== run A ==
// hopselection
module hopselection(
clk_6M, rstz, p_033us,
regi_isMaster,
ps_pagerespTO,
fk_page,
scancase,
m_half_tslot_p,
connsnewslave, connsnewmaster,
txbit_period, rxbit_period,
fkset_p,   
psackfhs, pagetxfhs, pagetmp, pagerxackfhs ,
corre_threshold,
psrxfhs_succ_p,
psrxfhs,
pstxid,
m_tslot_p, ms_tslot_p,
ps_N_incr_p,
pageAB_2Npage_count, 
Atrain,
regi_interlace_offset, regi_page_k_nudge,
regi_AFH_mode,
regi_AFH_N, regi_AFH_channel_map,
ps, gips, is, giis, page, inquiry, mpr, spr, ir, conns,
prs_clock_frozen, prm_clock_frozen,
CLK, CLKE, CLKN, BD_ADDR,
counter_isFHS,
fk,
fk_chg_p, fk_chg_p_ff,
fk_pstxid
);
input clk_6M, rstz, p_033us;
input regi_isMaster;
input ps_pagerespTO;
input fk_page;
input scancase;
input m_half_tslot_p;
input connsnewslave, connsnewmaster;
input txbit_period, rxbit_period;
input fkset_p;   
input psackfhs, pagetxfhs, pagetmp, pagerxackfhs ;
input corre_threshold;
wire [5:0] counter_clkN1;
wire [5:0] counter_clkE1;
input psrxfhs_succ_p;
input psrxfhs;
input pstxid;
input m_tslot_p, ms_tslot_p;
input ps_N_incr_p;
input [3:0] pageAB_2Npage_count;
input Atrain;
input [4:0] regi_interlace_offset, regi_page_k_nudge;
input regi_AFH_mode;
input [6:0] regi_AFH_N;
input [79:0] regi_AFH_channel_map;
input ps, gips, is, giis, page, inquiry, mpr, spr, ir, conns;
input prs_clock_frozen, prm_clock_frozen;
input [27:0] CLK, CLKE, CLKN, BD_ADDR;
input [4:0] counter_isFHS;
output [6:0] fk;
output fk_chg_p, fk_chg_p_ff;
output fk_pstxid;
wire [4:0] Xprm, Xir, Xprs;
wire [4:0] X;
wire Y1;
wire [5:0] Y2;
wire [4:0] A;
wire [3:0] B;
wire [4:0] C;
wire [8:0] D;
wire [6:0] E, F, Fprime;
wire fk_connsnewslave, fk_connsnewmaster;
wire fk_conns = conns | fk_connsnewslave | fk_connsnewmaster;
wire [27:0] fk_CLK = fk_conns ? CLK + 1'b1 : CLK;
wire [27:0] fk_CLKE = CLKE + 1'b1;
wire [27:0] fk_CLKN = CLKN + 1'b1;
hopctrlwd hopctrlwd_u(
.clk_6M               (clk_6M               ), 
.rstz                 (rstz                 ), 
.p_033us              (p_033us              ),
.mpr_Y                (counter_clkE1[0]     ),
.counter_clkN1        (counter_clkN1        ),  
.counter_clkE1        (counter_clkE1        ),       
  ...
==> flow/config.mk <==
export PLATFORM = sky130hd
export DESIGN_NAME = hopselection
export DESIGN_NICKNAME = hopselection
export VERILOG_FILES = /design/flow/design.v
export SDC_FILE = /design/flow/constraint.sdc
export NUM_CORES = 4
export LEC_CHECK = 0
export CAP_MARGIN = 0
export CORE_MARGIN = 9
export CORE_UTILIZATION = 28
export CTS_CLUSTER_DIAMETER = 375
export MAX_ROUTING_LAYER = met5
export PLACE_DENSITY_LB_ADDON = 0.01
export SETUP_SLACK_MARGIN = 2.53
export SLEW_MARGIN = 20
==> flow/constraint.sdc <==
create_clock -name core_clock -period 35.9 [get_ports {clk_6M}]
set_input_delay 7.1800 -clock core_clock [delete_from_list [all_inputs] [get_ports {clk_6M}]]
set_output_delay 7.1800 -clock core_clock [all_outputs]
set_load 0.01 [all_outputs]
run.sh (not shown) runs the stock make flow with config.mk's settings and CLKGATE_MAP_FILE=.
Run A went all the way through synthesis, placement and routing and the layout is clean on timing, DRC and antenna.
Modified inputs, run B compared to run A
- removing MAX_ROUTING_LAYER (formerly met5)
- changing CAP_MARGIN from 0 to 20
- removing SETUP_SLACK_MARGIN (formerly 2.53)
- changing CORE_UTILIZATION from 28 to 69
- changing CORE_MARGIN from 9 to 2
- removing CTS_CLUSTER_DIAMETER (formerly 375)
- removing PLACE_DENSITY_LB_ADDON (formerly 0.01)
- setting CTS_CLUSTER_SIZE to 14 for the first time
- changing the clock period (ns, I/O delays scaled along) from 35.9 to 13.9
Notes after the runs:
FAIL run B @ global routing (5_1_grt): tool exited with error. In summary, run A completed successfully, with a layout that passed the timing, DRC and antenna checks. Compared with run A, in run B area after synthesis held steady; number of buffers on the longest clock path held steady; minimum setup slack after placement shrank by 11,480 ps. Summary of run B over run A: cell area reported after detailed placement rose by about 8%; starting utilization of the core area now sits higher; flip-flop and latch count after synthesis did not really move. Setup fix buffers added after clock tree synthesis: run B vs run A up 44. On yosys synthesis chip area, run B tracks run A almost exactly. Number of cells in the design after placement (run B vs. run A) decreases by a little under 10%. Compared with run A, total die size in run B decreased by more than half. Run A -> run B: synthesized cell count delta 0, exact match.
diff inputs: run B => run C
- CTS_CLUSTER_SIZE: 14 -> unset
- CORE_UTILIZATION: 69 -> 58
- the clock period (ns, I/O delays scaled along): 13.9 -> 12.8
Findings:
- Floorplan die height (run C / run B): 1.09
- Looking only at pre-CTS worst setup slack, and setting everything else aside, the lower value of run C and run B goes to run C.
- Run C vs run B — number of cells upsized or downsized after cts dropped by a few percent
- Status for run C and run B: no clean run
- Nothing crashed in run C and all stages finished; the problem is that the final layout failed, the offending checks being setup timing.
- Of the two candidates, run B has the better die size and run C the worse one.
- Comparing run C and run B, the lower initial core utilization was measured on run C.
- When the final numbers for run C and run B were put side by side, the final RePlAce weighted congestion turned out to be smaller in run C.


## v40
hopselection again, from the RTL that the note above started with.
Settings: LEC_CHECK=0, ABC_AREA=1, CAP_MARGIN=20, CORE_MARGIN=2, CORE_UTILIZATION=72, CTS_CLUSTER_DIAMETER=142, CTS_CLUSTER_SIZE=99, PLACE_DENSITY=0.42, SETUP_SLACK_MARGIN=1.16, SLEW_MARGIN=20, TNS_END_PERCENT=15; clock period 21.1 ns.
v40 completed end to end with timing, DRC and antenna clean.
For v37, these inputs were changed with respect to v40:
-- flow/config.mk --
<<< v40, line 11
export CORE_UTILIZATION = 72
>>> v37, line 11
export CORE_UTILIZATION = 64
<<< v40, line 14
export PLACE_DENSITY = 0.42
export SETUP_SLACK_MARGIN = 1.16
>>> v37, line 14
export PLACE_DENSITY = 0.6
==> flow/constraint.sdc <==
create_clock -name core_clock -period 14.2 [get_ports {clk_6M}]
set_input_delay 2.8400 -clock core_clock [delete_from_list [all_inputs] [get_ports {clk_6M}]]
set_output_delay 2.8400 -clock core_clock [all_outputs]
set_load 0.01 [all_outputs]
==> comparison <==
- v40 ended with every stage complete and zero timing, DRC or antenna violations.
- v37: all stages done; final checks FAILED (setup timing).
- Compare v37 and v40 | clock group power lower: v40
- The final cell count reported for v37 is greater than that of v40 by about 10%.
- v40 reports its capture point of the worst path as fk[3] while v37 reports fk[6].
- Diff v37..v40 | number of instances on the worst hold path | unchanged
- v37 ended up with met5 as its highest metal layer with signal wires; v40 ended up with met4.
- Routed wire in v37 totals more than in v40.
- Area of the chip on v37 is behind v40.
### v37 -> v56
-- flow/config.mk --
<<< v37, line 11
export CORE_UTILIZATION = 64
>>> v56, line 11
export CORE_UTILIZATION = 72
<<< v37, line 16
export TNS_END_PERCENT = 15
>>> v56, line 16
==> flow/constraint.sdc <==
create_clock -name core_clock -period 21.1 [get_ports {clk_6M}]
set_input_delay 4.2200 -clock core_clock [delete_from_list [all_inputs] [get_ports {clk_6M}]]
set_output_delay 4.2200 -clock core_clock [all_outputs]
set_load 0.01 [all_outputs]
## What came out
Having completed the whole flow, v56 delivered a layout that passed the timing, DRC and antenna checks. Final HPWL from detailed placement delta for v56 relative to v37: 2.2% lower. Final area in v56 is 12% lower than in v37. v56 improves on v37 in via count. Comparing v56 and v37, the higher number of well taps is on v37. Max total power of the final layout across v56 and v37: v37. Looking at routed wire length, v56 sits about 17% lower than v37 does. Against v37, v56 comes in 7.3 points lower on layout buffering overhead excluding clock cells.
> inputs changed (v56 -> v26)
-- flow/config.mk --
<<< v56, line 8
export ABC_AREA = 1
>>> v26, line 8
<<< v56, line 11
export CORE_UTILIZATION = 72
export CTS_CLUSTER_DIAMETER = 142
export CTS_CLUSTER_SIZE = 99
>>> v26, line 10
export CORE_UTILIZATION = 12
==> flow/constraint.sdc <==
create_clock -name core_clock -period 30.4 [get_ports {clk_6M}]
set_input_delay 6.0800 -clock core_clock [delete_from_list [all_inputs] [get_ports {clk_6M}]]
set_output_delay 6.0800 -clock core_clock [all_outputs]
set_load 0.01 [all_outputs]
==> results <==
Floorplan core density ends up higher on v56.
Clock network fraction of total power in v26 is 1.5 points lower than in v56
Area of the mapped netlist deteriorates in v26 relative to v56.
Across both runs, number of search-and-repair iterations in the first detailed-routing pass was lower for v26 than for v56.
Standby leakage power: v26 and v56 compared, lower one is v26
v56 ended up with met4 as its topmost layer with routed signal wires; v26 ended up with met5.
Sort v26 and v56 by part of the cycle the worst path needs, descending, and v56 comes first.
Edits applied to the flow inputs when going from v26 to v16:
-- flow/config.mk --
<<< v26, line 10
export CORE_UTILIZATION = 12
>>> v16, line 10
export CORE_UTILIZATION = 52
export CTS_CLUSTER_SIZE = 99
==> flow/constraint.sdc <==
create_clock -name core_clock -period 21.1 [get_ports {clk_6M}]
set_input_delay 4.2200 -clock core_clock [delete_from_list [all_inputs] [get_ports {clk_6M}]]
set_output_delay 4.2200 -clock core_clock [all_outputs]
set_load 0.01 [all_outputs]
Findings:
In the flow results for v26 and v16, the global-route usage is larger on v16. Relative to v26, the worst slack after detailed placement of v16 is lower by 4640 ps. Delta (v16 minus v26): area fraction in xor and xnor cells stayed essentially flat; fraction of area in non-clock buffers rose by 1.2 points.
## Diff of input files: v34 against v16
-- flow/config.mk --
<<< v16, line 10
export CORE_UTILIZATION = 52
export CTS_CLUSTER_SIZE = 99
>>> v34, line 10
export CORE_UTILIZATION = 40
==> flow/constraint.sdc <==
create_clock -name core_clock -period 25.0 [get_ports {clk_6M}]
set_input_delay 5.0000 -clock core_clock [delete_from_list [all_inputs] [get_ports {clk_6M}]]
set_output_delay 5.0000 -clock core_clock [all_outputs]
set_load 0.01 [all_outputs]
### Flow results
Delta (v34 minus v16): final instance count without filler cells went up, final critical-path share of the clock period went down. The top fanout value on the critical path reported for v34 is greater than that of v16 by 8. Re wire length reported by the detailed router: v16 and v34 aren't equal, and the higher value belongs to v34. Setup slack in v34 is 1340 ps above v16. Final cell area: v34 above v16. Final hold slack: v34 vs v16 up 10 ps.


## P
hopselection again, from the RTL that the note above started with.
Design hopselection, start of the top module:
module hopselection(
clk_6M, rstz, p_033us,
regi_isMaster,
ps_pagerespTO,
fk_page,
scancase,
m_half_tslot_p,
connsnewslave, connsnewmaster,
txbit_period, rxbit_period,
fkset_p,   
psackfhs, pagetxfhs, pagetmp, pagerxackfhs ,
corre_threshold,
psrxfhs_succ_p,
psrxfhs,
pstxid,
m_tslot_p, ms_tslot_p,
ps_N_incr_p,
pageAB_2Npage_count, 
Atrain,
regi_interlace_offset, regi_page_k_nudge,
regi_AFH_mode,
regi_AFH_N, regi_AFH_channel_map,
ps, gips, is, giis, page, inquiry, mpr, spr, ir, conns,
prs_clock_frozen, prm_clock_frozen,
CLK, CLKE, CLKN, BD_ADDR,
counter_isFHS,
fk,
fk_chg_p, fk_chg_p_ff,
fk_pstxid
);
input clk_6M, rstz, p_033us;
input regi_isMaster;
input ps_pagerespTO;
input fk_page;
input scancase;
input m_half_tslot_p;
input connsnewslave, connsnewmaster;
input txbit_period, rxbit_period;
input fkset_p;   
input psackfhs, pagetxfhs, pagetmp, pagerxackfhs ;
input corre_threshold;
wire [5:0] counter_clkN1;
wire [5:0] counter_clkE1;
input psrxfhs_succ_p;
input psrxfhs;
input pstxid;
input m_tslot_p, ms_tslot_p;
input ps_N_incr_p;
input [3:0] pageAB_2Npage_count;
input Atrain;
input [4:0] regi_interlace_offset, regi_page_k_nudge;
input regi_AFH_mode;
input [6:0] regi_AFH_N;
input [79:0] regi_AFH_channel_map;
input ps, gips, is, giis, page, inquiry, mpr, spr, ir, conns;
input prs_clock_frozen, prm_clock_frozen;
input [27:0] CLK, CLKE, CLKN, BD_ADDR;
input [4:0] counter_isFHS;
output [6:0] fk;
output fk_chg_p, fk_chg_p_ff;
output fk_pstxid;
wire [4:0] Xprm, Xir, Xprs;
wire [4:0] X;
wire Y1;
  ...
export LEC_CHECK = 0
export ABC_AREA = 1
export CAP_MARGIN = 20
export CORE_MARGIN = 2
export CORE_UTILIZATION = 70
export CTS_CLUSTER_DIAMETER = 226
export HOLD_SLACK_MARGIN = 0.28
export SETUP_SLACK_MARGIN = -1.28
export SLEW_MARGIN = 20
create_clock -name core_clock -period 12.8 [get_ports {clk_6M}]
As the logs show, P stopped at global routing (5_1_grt) after a tool error, so it never reached the end of the flow.
Input changes introduced in Q (baseline for comparison: P):
Settings: a deleted SETUP_SLACK_MARGIN that had been -1.28; a change of CORE_UTILIZATION from 70 to 66.
Cmp P and Q / die outline height / higher: Q
Q: effective utilization at floorplan is 4.6 points lower than what P reported.
The number of placement rows in Q was higher than what P gave.
Relative to P, the placeable core area measured on Q has increased by a few percent.
Comparing P against Q, there is no change at all in number of flops mapped to enable cells by yosys.
Per the comparison of Q with P, number of buffers created by CTS comparable; die area now larger.
Q: number of buffers added for setup after CTS 30 above P
Complete run, failing final checks: Q, reason negative setup slack.
[Q] width of the die rose 2.9% relative to P
On total instance count after detailed placement, P and Q are neck and neck.
For R, these inputs were changed with respect to Q:
Settings: CORE_UTILIZATION: 66 -> 72; SETUP_SLACK_MARGIN: unset -> 3.75.
### Flow results
As the logs show, R stopped at clock tree synthesis (4_1_cts) after a tool error, so it never reached the end of the flow.
R -> Q: number of storage elements in the synthesis netlist delta 0, exact match
Between Q and R, the number of nets at floorplan figures differ only marginally.
R -> Q: number of top-level pins delta 0, exact match
Relative to Q, placement row count has decreased by 3 in R.
Compared with Q, R shows a higher detailed placement HPWL.
#### Input delta (S over R)
Settings: SETUP_SLACK_MARGIN removed (was 3.75); CORE_UTILIZATION changed from 72 to 66; ABC_AREA removed (was 1); CTS_CLUSTER_DIAMETER changed from 226 to 232; HOLD_SLACK_MARGIN removed (was 0.28); the clock period (ns, I/O delays scaled along) changed from 12.8 to 15.1.
Findings:
- In S the implementation ran to completion but is not tape-out ready, as the final checks report negative setup slack.
- S vs. R: placer's final routability congestion estimate decreased 15%; area fraction in and, or, nand and nor cells went down by 10 points; cell count after placement went down.


## run 1
Starting RTL as in the previous note.
// hopselection
module hopselection(
clk_6M, rstz, p_033us,
regi_isMaster,
ps_pagerespTO,
fk_page,
scancase,
m_half_tslot_p,
connsnewslave, connsnewmaster,
txbit_period, rxbit_period,
fkset_p,   
psackfhs, pagetxfhs, pagetmp, pagerxackfhs ,
corre_threshold,
psrxfhs_succ_p,
psrxfhs,
pstxid,
m_tslot_p, ms_tslot_p,
ps_N_incr_p,
pageAB_2Npage_count, 
Atrain,
regi_interlace_offset, regi_page_k_nudge,
regi_AFH_mode,
regi_AFH_N, regi_AFH_channel_map,
ps, gips, is, giis, page, inquiry, mpr, spr, ir, conns,
prs_clock_frozen, prm_clock_frozen,
CLK, CLKE, CLKN, BD_ADDR,
counter_isFHS,
fk,
fk_chg_p, fk_chg_p_ff,
fk_pstxid
);
export LEC_CHECK = 0
export CAP_MARGIN = 0
export CORE_MARGIN = 3
export CORE_UTILIZATION = 61
export CTS_CLUSTER_DIAMETER = 42
export MAX_ROUTING_LAYER = met5
export PLACE_DENSITY = 0.57
export SETUP_SLACK_MARGIN = 2.53
export SLEW_MARGIN = 20
create_clock -name core_clock -period 14.2 [get_ports {clk_6M}]
STATUS run=run 1 STAGES=ALL_DONE FINAL_CHECKS=FAILED CAUSE=setup timing
Modified inputs, run 2 compared to run 1
Settings: changing CORE_UTILIZATION from 61 to 71; changing SETUP_SLACK_MARGIN from 2.53 to -1.1; setting CTS_CLUSTER_SIZE to 37 for the first time.
==> results <==
- [compare] base=run 1 new=run 2: area share of xor/xnor cells in the synthesized design roughly the same, die size saw a decrease, weighted congestion at the end of routability-driven global placement increased by about 4% relative to the old numbers, post-synthesis mux area share neither gained nor lost much, number of placed instances, taps included shows a reduction of about 1.8%.
- Count of library flops with an enable pin delta (run 2 -> run 1): insignificant
- Diff run 2..run 1 | floorplan net count | unchanged
- The log for run 2 ends in clock tree synthesis with error DPL-0033, so the run never completed.
- Arithmetic-cell share of the synthesized area counting full adders, half adders and majority gates: run 1 vs run 2 identical
- Going from run 1 to run 2, die span in x shrank by a little under 10%.
- Diff run 1 -> run 2 | height of the chip | down by a little under 10%
- Pre-CTS setup slack: run 2 worse than run 1
The following lists how run 3 was set up differently from run 2:
Settings: CORE_MARGIN changed from 3 to 2; PLACE_DENSITY removed (was 0.57); SETUP_SLACK_MARGIN removed (was -1.1); CTS_CLUSTER_DIAMETER changed from 42 to 232; MAX_ROUTING_LAYER changed from met5 to met4; CAP_MARGIN changed from 0 to 20; CORE_UTILIZATION changed from 71 to 68; the clock period (ns, I/O delays scaled along) changed from 14.2 to 15.1.
Findings:
When run 3 is measured against run 2, its die height turns out 1.4 µm higher. On count of placed standard cells including taps: between run 2 and run 3, it ends up lower for run 3. From run 2 to run 3, post-synth tally of flip-flops with integrated enable did not move at all. In the metrics for run 2 and run 3, the one carrying the lower worst setup slack before clock tree synthesis is run 2. Completing all stages was not enough for run 3: its layout failed the final checks because of setup timing. On synthesized cell count, run 2 and run 3 are neck and neck. Run 3 against run 2: effective utilization at floorplan now sits lower, global placement routability congestion saw a decrease, full die area higher, placement-stage cell area now smaller.
--- input diff run 3..run 4 ---
Settings: an added ABC_AREA of 1; an added HOLD_SLACK_MARGIN of 0.3; a change of CORE_UTILIZATION from 68 to 71; an added PLACE_DENSITY_LB_ADDON of 0.05; an added SETUP_SLACK_MARGIN of 4.44.
Results
- Status(run 4) = ERROR, stage = global routing
- Diff run 3 -> run 4: detailed placer's ending HPWL rose by 2.7%, vertical die dimension fell by about 3%.
- Sort run 3 and run 4 by pre-CTS setup slack, ascending, and run 3 comes first.
- Re total number of clock tree sinks: no difference whatsoever between run 4 and run 3.
- Against run 3, weighted congestion at the end of routability-driven global placement in run 4 rose by a few percent.
- Against run 3, run 4 comes in 1.7 points lower on area fraction in compound gates after synthesis.
- Measured against each other, run 3 and run 4 differ in die span in x, the lower figure coming from run 4.
- Delta (run 4 minus run 3): number of post-CTS setup repair buffers rose 40, area of the die fell about 6%.
- Cell total after placement is lower on run 3
- Post-synth design cell area was lower in the run labelled run 4.
No activity file was given, so power comes from the tool's default toggle rates.
